==> v7: inputs <==
==> flow/design.v <==
`timescale 1ns / 1ps
module AHB_MASTER(
                     input             Hclk,
                     input             Hresetn,
                     input [1:0]       Htrans,
                     input [31:0]      Haddr,
                     input [31:0]      Hwdata,
                     input [1:0]       Hburst,
                     input             Hwrite, Hsel, Hready,
                     output reg [31:0]  Haddr_temp,
                     output reg [31:0]  Hwdata_temp,
                     output reg        valid,
                     output reg        Hwrite_temp
                 );
parameter [1:0] IDLE     = 2'b00;
parameter [1:0] BUSY     = 2'b01;
parameter [1:0] ADDRESS  = 2'b10;
parameter [1:0] TRANSFER = 2'b11;
(*MARK_DEBUG = "TRUE"*)(*KEEP = "TRUE"*)reg [1:0] present_state;
(*MARK_DEBUG = "TRUE"*)(*KEEP = "TRUE"*)reg [1:0] next_state;
reg [31:0] addr;
reg [31:0] data;
reg [3:0] count;
reg [3:0] count_next;
always @(posedge Hclk) begin
    if (Hresetn == 1'b0) begin
        addr <= 'b0;
        data <= 'b0;
    end else begin
        if(present_state == ADDRESS || present_state == TRANSFER)
        begin
            addr <= Haddr;
            data <= Hwdata;
        end
    end
end
always @(posedge Hclk) begin
    if (Hresetn == 1'b0) begin
        present_state <= IDLE;
        count <= 4'd0;
    end else begin
        present_state <= next_state;
        count <= count_next;
    end
end
always @* begin
    count_next = count;
    case(present_state)
        IDLE: begin
            if (Hsel && Htrans == 2'b01) begin
                next_state = BUSY;
            end else if (Hsel && (Htrans == 2'b10 || Htrans == 2'b11) && Hready) begin
                next_state = ADDRESS;
            end else begin
                next_state = IDLE;
            end
        end
        BUSY: begin
            if (Hsel && Htrans == 2'b10 && Hready) begin
                next_state = ADDRESS;
            end else if ((Hsel && (Htrans == 2'b01)) || (!Hready)) begin
                next_state = BUSY;
            end else begin
                next_state = IDLE;
            end
        end
        ADDRESS: begin
            if (Hsel && (Htrans == 2'b10 || Htrans == 2'b11) && Hready) begin
                next_state = TRANSFER;
            end else if ((Hsel && (Htrans == 2'b01)) || (!Hready)) begin
                next_state = BUSY;
            end else begin
                next_state = IDLE;   
            end
        end
        TRANSFER: begin
            if (!Hsel || Htrans == 2'b00) begin
                next_state = IDLE;
            end else if ((Htrans == 2'b01) || (!Hready)) begin
                next_state = BUSY;
            end else begin
                case (Hburst)
                    2'b00: next_state = ADDRESS;
                    2'b01: next_state = TRANSFER;
                    2'b10: 
                    begin
                        if(count<=3)
                        begin
                            next_state = TRANSFER;
                            count_next = count+1'b1;
                        end
                        else begin
                            next_state = ADDRESS;
                            count_next = 4'd0;
                        end
                    end
                    2'b11: 
                    begin
                        if(count<=7)
                        begin
                            next_state = TRANSFER;
                            count_next = count+1'b1;
                        end
                        else begin
                            next_state = ADDRESS;
                            count_next = 4'd0;
                        end
                    end
                    default: next_state = IDLE;  
                endcase
            end
        end
        default: begin
            next_state = IDLE;  
        end
    endcase
end
always @(posedge Hclk) begin
    case(present_state)
        IDLE: begin
            valid <= 1'b0;
            Haddr_temp  <= 'b0;
            Hwdata_temp <= 'b0;
            Hwrite_temp <= 1'b0; 
        end
        BUSY: begin
            valid <= valid;
            Haddr_temp  <= Haddr_temp;
            Hwdata_temp <= Hwdata_temp;
            Hwrite_temp <= Hwrite_temp; 
        end
        ADDRESS: begin
            valid <= valid;
            Haddr_temp  <= addr;
            if(Hburst == 2'b00)
            begin
                Hwdata_temp <= data;
                Hwrite_temp <= Hwrite;
            end
            else
            begin
                Hwdata_temp <= Hwdata_temp;
                Hwrite_temp <= Hwrite_temp; 
           end
        end
        TRANSFER: begin
            case (Hburst)
                2'b00: begin
                    valid <= 1'b1;
                    Haddr_temp <= Haddr_temp;
                    Hwdata_temp <= data;
                    Hwrite_temp <= Hwrite; 
                end
                2'b01: begin
                    valid <= 1'b1;
                    Haddr_temp <= Haddr_temp + 1'b1;  
                    Hwdata_temp <= data;  
                    Hwrite_temp <= Hwrite;
                end
                2'b10: begin
                    if (Haddr_temp < (Haddr + 4)) begin
                        valid <= 1'b1;
                        Hwdata_temp <= data;
                        Haddr_temp <=  Haddr_temp + 1'b1;
                        Hwrite_temp <= Hwrite;
                    end else begin
                        valid <= 1'b1;
                        Hwdata_temp <= data;
                        Haddr_temp <=  addr;
                        Hwrite_temp <= Hwrite;
                    end
                end
                2'b11: begin
                    if (Haddr_temp < (Haddr + 8)) begin
                        valid <= 1'b1;
                        Hwdata_temp <= data;
                        Haddr_temp <= Haddr_temp + 1'b1;  
                        Hwrite_temp <= Hwrite;
                    end else begin
                        valid <= 1'b1;
                        Hwdata_temp <= data;
                        Haddr_temp <= addr;                
                        Hwrite_temp <= Hwrite;
                    end
                end
                default: begin
                    valid <= 1'b0;
                    Haddr_temp  <= 'b0;
                    Hwdata_temp <= 'b0;
                    Hwrite_temp <= 'b0; 
                end
            endcase
        end
    endcase
end
endmodule
`timescale 1ns / 1ps
module APB_SLAVE(
input Presetn,
input Pclk,
input [32:0] addr_temp,
input [31:0] data_temp,
input [31:0] Prdata,
input transfer,
input Pready,
output reg    Psel,
output reg [31:0] Paddr,
output reg [31:0] Pdata,
output reg [31:0] rdata_temp,
output reg Pwrite,
output reg Penable
);
reg [2:0] present_state, next_state;
parameter idle  = 2'b01;
parameter setup  = 2'b10;
parameter enable = 2'b11;
always@(posedge Pclk)
begin
  if(!Presetn)
     present_state <= idle;
  else
     present_state <= next_state;
end
always@(*)
begin
next_state = idle;
case(present_state)
idle:
   begin
     if(!transfer)
        next_state = idle;
     else
        next_state = setup;
   end
setup:
    begin      
     if(Psel)
     next_state = enable;
     else
     next_state = idle;
    end
enable:
    begin
     if(Psel)
       if(transfer)
         begin
           if(Pready)
             begin
             next_state = setup;
             end
           else 
             next_state = enable;
         end
     else
       next_state = idle;
   end    
endcase
end
always @(posedge Pclk)
begin
if(!Presetn)
begin
 Psel       <= 1'b0;
 Penable    <= 1'b0;
 Paddr      <= 32'b0;
 Pdata      <= 32'b0;
 rdata_temp <= 32'b0;
 Pwrite     <= 1'b0;
end
else
case(present_state)
idle:
begin
 Psel    <= 1'b1;
 Penable <= 1'b0;
end 
setup:
 Penable <= 1'b0;
enable:
     begin
     if(Psel)
       Penable <= 1'b1;
       if(transfer)
         begin
           if(Pready)
             begin
             Paddr <= addr_temp[31:0];
             Pwrite <= addr_temp[32];
              if(addr_temp[32])
               begin
                 Pdata  <= data_temp;
                 rdata_temp  <= 'b0;
               end
               else
               begin
                 Pdata  <= Pdata;
                 rdata_temp  <= Prdata;
               end  
             end 
             end
end
endcase
end
endmodule
module FIFO_SYNC #(
    parameter WIDTH = 32,
    parameter DEPTH = 16,
    parameter AW    = 4
)(
    input                  clk,
    input                  rst,
    input      [WIDTH-1:0] din,
    input                  wr_en,
    input                  rd_en,
    output reg [WIDTH-1:0] dout,
    output                 full,
    output                 empty
);
reg [WIDTH-1:0] mem [0:DEPTH-1];
reg [AW-1:0]    wptr;
reg [AW-1:0]    rptr;
reg [AW:0]      count;
wire do_wr = wr_en && !full;
wire do_rd = rd_en && !empty;
assign full  = (count == DEPTH);
assign empty = (count == 0);
always @(posedge clk) begin
    if (do_wr)
        mem[wptr] <= din;
end
always @(posedge clk) begin
    if (rst) begin
        wptr  <= {AW{1'b0}};
        rptr  <= {AW{1'b0}};
        count <= {(AW+1){1'b0}};
        dout  <= {WIDTH{1'b0}};
    end else begin
        if (do_wr)
            wptr <= wptr + 1'b1;
        if (do_rd) begin
            rptr <= rptr + 1'b1;
            dout <= mem[rptr];
        end
        case ({do_wr, do_rd})
            2'b10:   count <= count + 1'b1;
            2'b01:   count <= count - 1'b1;
            default: count <= count;
        endcase
    end
end
endmodule
`timescale 1ns / 1ps
module FIFO_CONTROL(
                     input Hclk,
                     input Hresetn,
                     input[31:0]  Haddr_temp,
                     input[31:0]  Hwdata_temp,
                     input       valid,
                     input       Hwrite_temp,
                     input       Pready,
                     output [31:0] data_temp,
                     output [32:0] addr_temp,
                     output transfer,
                     output full
    );
    wire resetn,empty_data, wr_en,rd_en,full_data,full_addr,empty_addr;
    wire [32:0] addr_in;
    FIFO_SYNC #(.WIDTH(32)) F1(
  .rst(resetn),                   
  .clk(Hclk),                
  .din(Hwdata_temp),                   
  .wr_en(wr_en),               
  .rd_en(rd_en),               
  .dout(data_temp),                 
  .full(full_data),                 
  .empty(empty_data)               
);
FIFO_SYNC #(.WIDTH(33)) F2 (
  .rst(resetn),                   
  .clk(Hclk),                
  .din(addr_in),                   
  .wr_en(wr_en),               
  .rd_en(rd_en),               
  .dout(addr_temp),                 
  .full(full_addr),                 
  .empty(empty_addr)               
);
assign full     =  full_data || full_addr;
assign transfer = (!empty_data && !empty_addr);
assign wr_en    =  valid && Hwrite_temp;
assign rd_en    =  transfer && Pready ;
assign addr_in  =  {Hwrite_temp, Haddr_temp};
assign resetn   = !Hresetn;
endmodule
`timescale 1ns / 1ps
module TOP_BRIDGE(
   input Hclk, Hresetn,
                     input [1:0]       Htrans,
                     input [31:0]       Haddr,
                     input [31:0]       Hwdata,
                     input [1:0]       Hburst,
                     input             Hwrite,
                     input             Hsel,
                     input             Pready,
                     input [31:0]      Prdata,
                     output Psel,
                     output [31:0] Paddr,
                     output [31:0] Pdata,
                     output [31:0] rdata_temp,
                     output Pwrite,
                     output Penable
    );
                    wire [31:0]  Haddr_temp;
                    wire [31:0]  Hwdata_temp;
                    wire         valid;
                    wire         Hwrite_temp;
                    wire [31:0]  data_temp;
                    wire [32:0]  addr_temp;
                    wire         transfer;
                    wire         full;
                    wire         Hready;
                    assign Hready = !full;
                    AHB_MASTER AS (
                      .Hclk(Hclk),
                      .Hresetn(Hresetn),
                      .Htrans(Htrans),
                      .Haddr(Haddr),
                      .Hwdata(Hwdata),
                      .Hburst(Hburst),
                      .Hwrite(Hwrite), 
                      .Hsel(Hsel), 
                      .Hready(Hready),
                      .Haddr_temp(Haddr_temp),
                      .Hwdata_temp(Hwdata_temp),
                      .valid(valid),
                      .Hwrite_temp(Hwrite_temp)
                    );  
                    FIFO_CONTROL FC (
                      .Hclk(Hclk), 
                      .Hresetn(Hresetn),
                      .Haddr_temp(Haddr_temp),
                      .Hwdata_temp(Hwdata_temp),
                      .valid(valid),
                      .Hwrite_temp(Hwrite_temp),
                      .Pready(Pready),
                     .data_temp(data_temp),
                     .addr_temp(addr_temp),
                     .transfer(transfer),
                     .full(full)
                    );
                    APB_SLAVE AM (
                    .Presetn(Hresetn),
                    .Pclk(Hclk),
                    .addr_temp(addr_temp),
                    .data_temp(data_temp),
                    .Prdata(Prdata),
                    .transfer(transfer),
                    .Pready(Pready),
                    .Psel(Psel),
                    .Paddr(Paddr),
                    .Pdata(Pdata),
                    .rdata_temp(rdata_temp),
                    .Pwrite(Pwrite),
                    .Penable(Penable)
                    );
endmodule
==> flow/run.sh <==
#!/bin/bash
# the make line also repeats each setting of config.mk as NAME=value (left out here)
make -C /OpenROAD-flow-scripts/flow DESIGN_CONFIG=/design/flow/config.mk WORK_HOME=/design/flow/orfs CLKGATE_MAP_FILE= finish
==> flow/config.mk <==
export PLATFORM = sky130hd
export DESIGN_NAME = TOP_BRIDGE
export DESIGN_NICKNAME = TOP_BRIDGE
export VERILOG_FILES = /design/flow/design.v
export SDC_FILE = /design/flow/constraint.sdc
export NUM_CORES = 4
export LEC_CHECK = 0
export ABC_AREA = 0
export CAP_MARGIN = 25
export CELL_PAD_IN_SITES_DETAIL_PLACEMENT = 2
export CORE_ASPECT_RATIO = 0.56
export CORE_MARGIN = 10
export CORE_UTILIZATION = 38
export CTS_CLUSTER_DIAMETER = 155
export GPL_ROUTABILITY_DRIVEN = 0
export GPL_TIMING_DRIVEN = 0
export MAX_ROUTING_LAYER = met5
export MIN_ROUTING_LAYER = met1
export PLACE_DENSITY_LB_ADDON = 0.21
export SLEW_MARGIN = 20
export TNS_END_PERCENT = 80
==> flow/constraint.sdc <==
create_clock -name core_clock -period 7.85 [get_ports {Hclk}]
set_input_delay 1.5700 -clock core_clock [delete_from_list [all_inputs] [get_ports {Hclk}]]
set_output_delay 1.5700 -clock core_clock [all_outputs]
set_load 0.01 [all_outputs]
==> v36: changes against v7 <==
- ABC_AREA: 0 -> unset
- CAP_MARGIN: 25 -> 20
- CELL_PAD_IN_SITES_DETAIL_PLACEMENT: 2 -> unset
- CORE_ASPECT_RATIO: 0.56 -> 1.02
- CORE_MARGIN: 10 -> 4
- CORE_UTILIZATION: 38 -> 40
- CTS_CLUSTER_DIAMETER: 155 -> unset
- GPL_TIMING_DRIVEN: 0 -> unset
- HOLD_SLACK_MARGIN: unset -> 0.06
- MAX_ROUTING_LAYER: met5 -> unset
- MIN_ROUTING_LAYER: met1 -> met2
- PLACE_DENSITY_LB_ADDON: 0.21 -> 0.29
- SETUP_SLACK_MARGIN: unset -> 0.17
- SLEW_MARGIN: 20 -> 15
- TNS_END_PERCENT: 80 -> unset
==> flow/constraint.sdc (replaced) <==
create_clock -name core_clock -period 5.0 [get_ports {Hclk}]
set_input_delay 1.0000 -clock core_clock [delete_from_list [all_inputs] [get_ports {Hclk}]]
set_output_delay 1.0000 -clock core_clock [all_outputs]
set_load 0.01 [all_outputs]
==> v10: changes against v7 <==
- ABC_AREA: 0 -> unset
- CAP_MARGIN: 25 -> 20
- CELL_PAD_IN_SITES_DETAIL_PLACEMENT: 2 -> unset
- CORE_ASPECT_RATIO: 0.56 -> unset
- CORE_MARGIN: 10 -> 2
- CORE_UTILIZATION: 38 -> 40
- CTS_CLUSTER_DIAMETER: 155 -> unset
- GPL_ROUTABILITY_DRIVEN: 0 -> unset
- GPL_TIMING_DRIVEN: 0 -> unset
- MAX_ROUTING_LAYER: met5 -> unset
- MIN_ROUTING_LAYER: met1 -> unset
- PLACE_DENSITY: unset -> 0.6
- PLACE_DENSITY_LB_ADDON: 0.21 -> unset
- TNS_END_PERCENT: 80 -> unset
==> flow/constraint.sdc (replaced) <==
create_clock -name core_clock -period 3.51 [get_ports {Hclk}]
set_input_delay 0.7020 -clock core_clock [delete_from_list [all_inputs] [get_ports {Hclk}]]
set_output_delay 0.7020 -clock core_clock [all_outputs]
set_load 0.01 [all_outputs]
==> v34: changes against v7 <==
- ABC_AREA: 0 -> unset
- CAP_MARGIN: 25 -> 20
- CELL_PAD_IN_SITES_DETAIL_PLACEMENT: 2 -> unset
- CORE_ASPECT_RATIO: 0.56 -> unset
- CORE_MARGIN: 10 -> 2
- CORE_UTILIZATION: 38 -> 52
- CTS_CLUSTER_DIAMETER: 155 -> unset
- GPL_ROUTABILITY_DRIVEN: 0 -> unset
- GPL_TIMING_DRIVEN: 0 -> unset
- MAX_ROUTING_LAYER: met5 -> unset
- MIN_ROUTING_LAYER: met1 -> unset
- PLACE_DENSITY: unset -> 0.6
- PLACE_DENSITY_LB_ADDON: 0.21 -> unset
- TNS_END_PERCENT: 80 -> unset
==> flow/constraint.sdc (replaced) <==
create_clock -name core_clock -period 4.61 [get_ports {Hclk}]
set_input_delay 0.9220 -clock core_clock [delete_from_list [all_inputs] [get_ports {Hclk}]]
set_output_delay 0.9220 -clock core_clock [all_outputs]
set_load 0.01 [all_outputs]
==> run summary <==
yosys + openroad results -> status no timing/DRC/antenna violations, Pre-antenna DRT Iters 5, reg-to-reg slack, setup 3.12 ns, Die Y 305 um, post-layout period usage 85.3%, Num CTS Buffers 130
The numbers above come from v7.

==> run summary <==
yosys + openroad results -> status no timing/DRC/antenna violations, post-layout period usage 92.4%, Routed met2 length 76.5 mm, Die Y 383 um, Num CTS Buffers 144, Hold EP AM.rdata_temp[21]$_SDFFE_PN0P_, Pre-antenna DRT Iters 8, final hold viol count 0
The numbers above come from v36.

==> run summary <==
yosys + openroad results -> Pre-antenna DRT Iters 7, reg-to-reg slack, setup 1.25 ns, status no timing/DRC/antenna violations, Die Y 329 um, vias 29900, post-layout period usage 96.1%, CP cell instances clkdlybuf4s50_1 -> ha_2 -> nand4_4 -> nor4_4 -> and4_4 -> and3_1 -> and2_4 -> nand3_1 -> xor2_1 -> ha_1 -> nand4_1 -> nor3_2 -> buf_4 -> nand4_1 -> a31oi_1 -> o22ai_2 -> o21bai_4 -> clkbuf_16 -> o2bb2ai_1
The numbers above come from v34.

==> run summary <==
yosys + openroad results -> status no timing/DRC/antenna violations, Die Y 375 um, reg-to-reg slack, setup 0.40 ns, Switch Pwr 6.98 mW, antenna viol nets, final 0, post-layout period usage 96.8%, Num CTS Buffers 146, Pre-antenna DRT Iters 7
The numbers above come from v10.

Power is estimated from default activity; no workload was simulated.
